## exponent_multiplier
module exponent_multiplier (
    i_clk, i_rst_n,
    i_load, i_start, i_select,
    i_A, i_B,
    o_done, led_select, o_P,
	seg_i_A_ten, seg_i_A_unit, 
	seg_i_B_ten, seg_i_B_unit, 
	seg_o_P_thousand, seg_o_P_hundred, seg_o_P_ten, seg_o_P_unit
);
    input wire i_clk, i_rst_n;
    input wire i_load, i_start, i_select;
    input [3:0] i_A, i_B;
    output reg o_done, led_select;
    output reg [29:0] o_P;
	output reg [6:0] seg_i_A_ten, seg_i_A_unit;
	output reg [6:0] seg_i_B_ten, seg_i_B_unit;
	output reg [6:0] seg_o_P_thousand, seg_o_P_hundred, seg_o_P_ten, seg_o_P_unit;
    parameter IDLE = 3'b000, LOAD = 3'b001, CALC = 3'b010, FINISH = 3'b011;
    reg [2:0] current_state;
    reg [3:0] reg_A, reg_B;
	reg [3:0] led_reg_A, led_reg_B;
    reg [19:0] reg_A_shift;
    reg [29:0] reg_P_exp;
    reg [7:0] reg_P_mul;
    reg [3:0] counter_exp;
    reg [2:0] index_bit_B;
    reg exp_done, mul_done;
    always @(posedge i_clk or negedge i_rst_n) begin
        if (!i_rst_n) begin
            reg_A <= 4'b0;
            reg_B <= 4'b0;
            reg_P_exp <= 30'b1;
            reg_P_mul <= 8'b0;
            reg_A_shift <= 20'b0;
			led_reg_A <= 4'b0;	
			led_reg_B <= 4'b0;	
            o_done <= 0;
			led_select <= 0;
            o_P <= 30'b0;
            counter_exp <= 4'b0;
            index_bit_B <= 3'b0;
            exp_done <= 0;
            mul_done <= 0;
            current_state <= IDLE;
        end
        else begin
            case (current_state)
                IDLE: begin
                    reg_A <= 4'b0;
                    reg_B <= 4'b0;
                    reg_P_exp <= 30'b1;
                    reg_P_mul <= 8'b0;
                    reg_A_shift <= 20'b0;
                    o_done <= 0;
					led_select <= 0;
  ...
Size: ~110 flip-flops, about 100 I/O pins.
make LEC_CHECK=0 ABC_AREA=1 CAP_MARGIN=10 CORE_ASPECT_RATIO=1.45 CORE_MARGIN=2 CORE_UTILIZATION=70 CTS_CLUSTER_DIAMETER=212 CTS_CLUSTER_SIZE=22 MAX_ROUTING_LAYER=met4 MIN_ROUTING_LAYER=met1 SETUP_SLACK_MARGIN=1.01 SLEW_MARGIN=20 TNS_END_PERCENT=25 finish   # period 47.8 ns
run.sh (not shown) runs the stock make flow with config.mk's settings and CLKGATE_MAP_FILE=.
The baseline stopped in global routing.
==> next run, changes <==
Settings changed: CORE_ASPECT_RATIO 1.45 to 0.91, CORE_UTILIZATION 70 to 66, CTS_CLUSTER_DIAMETER 212 to 227, CTS_CLUSTER_SIZE 22 to 90, SETUP_SLACK_MARGIN 1.01 to 5.0.
Outcome: With this change the flow reached the layout checks and failed them: setup timing; die size came out higher by a few percent; synthesized cell count stays the same; area after synthesis is unchanged.
==> next run, changes <==
Settings changed: ABC_AREA 1 to unset, CORE_ASPECT_RATIO 0.91 to 1.45, CORE_UTILIZATION 66 to 72, CTS_CLUSTER_DIAMETER 227 to 230, CTS_CLUSTER_SIZE 90 to 50, MAX_ROUTING_LAYER met4 to unset.
After rerunning:
- This time the run aborted during global routing, error GRT-0232
- die size falls by about 9%
- synthesized area fell by 0.87%
- synthesized cell count shrinks by about 20%
==> next run, changes <==
Settings changed: CAP_MARGIN 10 to 5, CORE_ASPECT_RATIO 1.45 to 0.84, CTS_CLUSTER_DIAMETER 230 to unset, CTS_CLUSTER_SIZE 50 to unset, PLACE_DENSITY set to 0.62, SETUP_SLACK_MARGIN 5.0 to 0.27.
Clock period 47.8 ns to 49.6 ns, I/O delays scaled along.
=> With this change the flow ran to the end with no violations; synthesized area is unchanged; synthesized cell count stays the same; die area stays flat.

* * *

## v45
exponent_multiplier again, from the RTL that the note above started with.
make LEC_CHECK=0 ABC_AREA=1 CAP_MARGIN=10 CORE_ASPECT_RATIO=1.45 CORE_MARGIN=2 CORE_UTILIZATION=58 MIN_ROUTING_LAYER=met1 SETUP_SLACK_MARGIN=5.0 SLEW_MARGIN=20 TNS_END_PERCENT=25 finish   # period 47.8 ns
[v45] flow finished | final checks: failed | reasons: setup timing
--- input diff v45..v17 ---
Settings: removing MIN_ROUTING_LAYER (formerly met1); removing TNS_END_PERCENT (formerly 25); setting PLACE_DENSITY to 0.41 for the first time; changing CAP_MARGIN from 10 to 20; changing CORE_UTILIZATION from 58 to 71; removing CORE_ASPECT_RATIO (formerly 1.45); changing the clock period (ns, I/O delays scaled along) from 47.8 to 60.3.
Notes after the runs:
- Per the final summary, v17 finished and its layout is clean on timing, DRC and antenna.
- v17 vs v45 — largest net degree at the start of global routing dropped by more than 10%
- Diff v45 -> v17 | worst hold slack | decrease of 4.2 ps
- In v17, the area growth from synthesis to layout came out 19 points below the value in v45.
- Compared with v45, in v17 design area moved down, global-route usage moved down, utilization moved up.
- In the floorplan summary, v17 is listed with a die area less than that of v45.
Edits applied to the flow inputs when going from v17 to v21:
Settings: changing CORE_UTILIZATION from 71 to 25; removing ABC_AREA (formerly 1); removing SETUP_SLACK_MARGIN (formerly 5.0); changing PLACE_DENSITY from 0.41 to 0.6; changing the clock period (ns, I/O delays scaled along) from 60.3 to 48.9.
[summary]
Die area: lower on v17. Going from v17 to v21, hold slack now larger, global-route wire length before repair saw an increase, number of combinational gates with multiple inputs lost 12%, final hold violation count held steady. Comparing v21 and v17, the higher effective utilization at floorplan is on v17. Setup WNS v17 -> v21: worse. In the reports for v21 and v17, the smaller synthesized area belongs to v21.
Changes in v44 relative to v21:
Settings: CTS_CLUSTER_DIAMETER newly set to 232; ABC_AREA newly set to 1; CORE_UTILIZATION changed from 25 to 68; CAP_MARGIN changed from 20 to 0; the clock period (ns, I/O delays scaled along) changed from 48.9 to 32.9.
==> results <==
- v44 did not run to completion, as it errored out during global routing (5_1_grt).
- v21 went all the way through the flow, and no timing, DRC or antenna check failed.
- v44 vs. v21: die outline height dropped 160 um; area fraction in mux cells moved down; die area now sits lower; total cells reported by yosys after synthesis increased about 24%.
- Compared to v21, v44 has worst slack after detailed placement 15000 ps lower.
- When the final numbers for v44 and v21 were put side by side, the synthesized area turned out to be smaller in v21.
- v44 reports a higher placer congestion estimate than v21 does.
The following lists how v38 was set up differently from v44:
Settings: a change of CORE_UTILIZATION from 68 to 65; a change of CAP_MARGIN from 0 to 20; a deleted PLACE_DENSITY that had been 0.6; an added TNS_END_PERCENT of 5; a deleted CTS_CLUSTER_DIAMETER that had been 232; a deleted ABC_AREA that had been 1; a change of the clock period (ns, I/O delays scaled along) from 32.9 to 40.9.
Findings:
v44 got as far as global routing (5_1_grt), where a tool error ended the run.
v38 -> stages 100% | layout checks FAIL | capacitance limit, slew limit, setup timing
Compared with v44, cell count in the Yosys report in v38 decreased by more than 10%.
On x dimension of the die, the lower figure sits with v44, not v38.
v44 has a higher summed standard-cell area reported by yosys than v38.
Compared with v44, v38 shows a lower HPWL after detailed placement.
Changes observed in v38 relative to v44: area after synthesis has decreased, share of the core filled by cells before placement has decreased.
Cell count after synthesis shrinks by more than 10% when moving from v44 to v38.
v44 has a lower average size of a mapped cell than v38.
v38: area fraction in full adders, half adders and majority gates 1.1 points above v44
For number of instances resized during post-cts repair, dividing the value from v44 by the value from v38 gives 1.7.

* * *

job 1941:
exponent_multiplier again, from the RTL that the note above started with.
==> flow/design.v (excerpt) <==
module exponent_multiplier (
    i_clk, i_rst_n,
    i_load, i_start, i_select,
    i_A, i_B,
    o_done, led_select, o_P,
	seg_i_A_ten, seg_i_A_unit, 
	seg_i_B_ten, seg_i_B_unit, 
	seg_o_P_thousand, seg_o_P_hundred, seg_o_P_ten, seg_o_P_unit
);
    input wire i_clk, i_rst_n;
    input wire i_load, i_start, i_select;
    input [3:0] i_A, i_B;
    output reg o_done, led_select;
    output reg [29:0] o_P;
	output reg [6:0] seg_i_A_ten, seg_i_A_unit;
	output reg [6:0] seg_i_B_ten, seg_i_B_unit;
	output reg [6:0] seg_o_P_thousand, seg_o_P_hundred, seg_o_P_ten, seg_o_P_unit;
    parameter IDLE = 3'b000, LOAD = 3'b001, CALC = 3'b010, FINISH = 3'b011;
    reg [2:0] current_state;
    reg [3:0] reg_A, reg_B;
	reg [3:0] led_reg_A, led_reg_B;
    reg [19:0] reg_A_shift;
    reg [29:0] reg_P_exp;
    reg [7:0] reg_P_mul;
    reg [3:0] counter_exp;
    reg [2:0] index_bit_B;
    reg exp_done, mul_done;
    always @(posedge i_clk or negedge i_rst_n) begin
        if (!i_rst_n) begin
            reg_A <= 4'b0;
            reg_B <= 4'b0;
            reg_P_exp <= 30'b1;
            reg_P_mul <= 8'b0;
            reg_A_shift <= 20'b0;
			led_reg_A <= 4'b0;	
			led_reg_B <= 4'b0;	
            o_done <= 0;
			led_select <= 0;
            o_P <= 30'b0;
            counter_exp <= 4'b0;
            index_bit_B <= 3'b0;
            exp_done <= 0;
            mul_done <= 0;
            current_state <= IDLE;
        end
        else begin
            case (current_state)
                IDLE: begin
                    reg_A <= 4'b0;
                    reg_B <= 4'b0;
                    reg_P_exp <= 30'b1;
                    reg_P_mul <= 8'b0;
                    reg_A_shift <= 20'b0;
                    o_done <= 0;
					led_select <= 0;
                    o_P <= 30'b0;
                    counter_exp <= 4'b0;
                    index_bit_B <= 3'b0;
                    exp_done <= 0;
                    mul_done <= 0;
  ...
clock: 49.3 ns
lec_check: 0
abc_area: 1
cap_margin: 20
cell_pad_in_sites_global_placement: 3
core_aspect_ratio: 1.98
core_margin: 2
core_utilization: 40
cts_cluster_diameter: 66
cts_cluster_size: 36
gpl_routability_driven: 0
max_routing_layer: met4
min_routing_layer: met1
place_density_lb_addon: 0.1
setup_slack_margin: -2.0
slew_margin: 20
Tool error FLW-0024 stopped job 1941 during global placement without I/O; no final results.
diff inputs: job 1941 => job 991
- a change of CTS_CLUSTER_SIZE from 36 to 32
- an added GPL_TIMING_DRIVEN of 0
- a deleted CORE_ASPECT_RATIO that had been 1.98
- a deleted ABC_AREA that had been 1
- a change of GPL_ROUTABILITY_DRIVEN from 0 to 1
- a deleted PLACE_DENSITY_LB_ADDON that had been 0.1
- a deleted SETUP_SLACK_MARGIN that had been -2.0
- a deleted MIN_ROUTING_LAYER that had been met1
- a deleted MAX_ROUTING_LAYER that had been met4
- a deleted CTS_CLUSTER_DIAMETER that had been 66
- a change of the clock period (ns, I/O delays scaled along) from 49.3 to 50.0
==> results <==
Job 991: all stages complete, timing, DRC and antenna checks passed
| initial core utilization | job 991 vs job 1941 | ≈ equal |
Job 1941 has a lower parity-gate share of the synthesized area counting xor and xnor cells than job 991.
The overall die area of job 991 was superior to that of job 1941.
As of job 991, core region area had fallen slightly compared to job 1941.
As far as synthesis-stage register bit count goes, job 1941 and job 991 are indistinguishable; the numbers are identical.
In job 991, the placement row count came out 48 below the value in job 1941.
Cmp job 991 vs job 1941: synthesized cell count lower in job 991
When the final numbers for job 1941 and job 991 were put side by side, the number of distinct standard cells referenced by the synthesized netlist turned out to be greater in job 991.
Going from job 1941 to job 991, synthesized area shrank slightly.
#### Input delta (job 8553 over job 991)
- CELL_PAD_IN_SITES_GLOBAL_PLACEMENT no longer set, was 3
- GPL_ROUTABILITY_DRIVEN now 0, was 1
- CTS_CLUSTER_SIZE no longer set, was 32
### Flow results
Both conditions hold for job 8553: the flow ran to the end and the final layout passed the timing, DRC and antenna checks.
From job 991 to job 8553 the numbers moved as follows: worst setup slack shrank by 400 ps, share of cell area taken by flip-flops and latches flat.
On hold slack, job 991 tracks job 8553 almost exactly.
Job 8553 vs. job 991: first-pass GRT wire length lower; global routing usage on met3 increased 0.61 points; final core utilization shrank by 0.53 points; post-route clock period utilization moved up; number of search-and-repair iterations in the first detailed-routing pass about even.
The run showing the greater critical path depth is job 991.
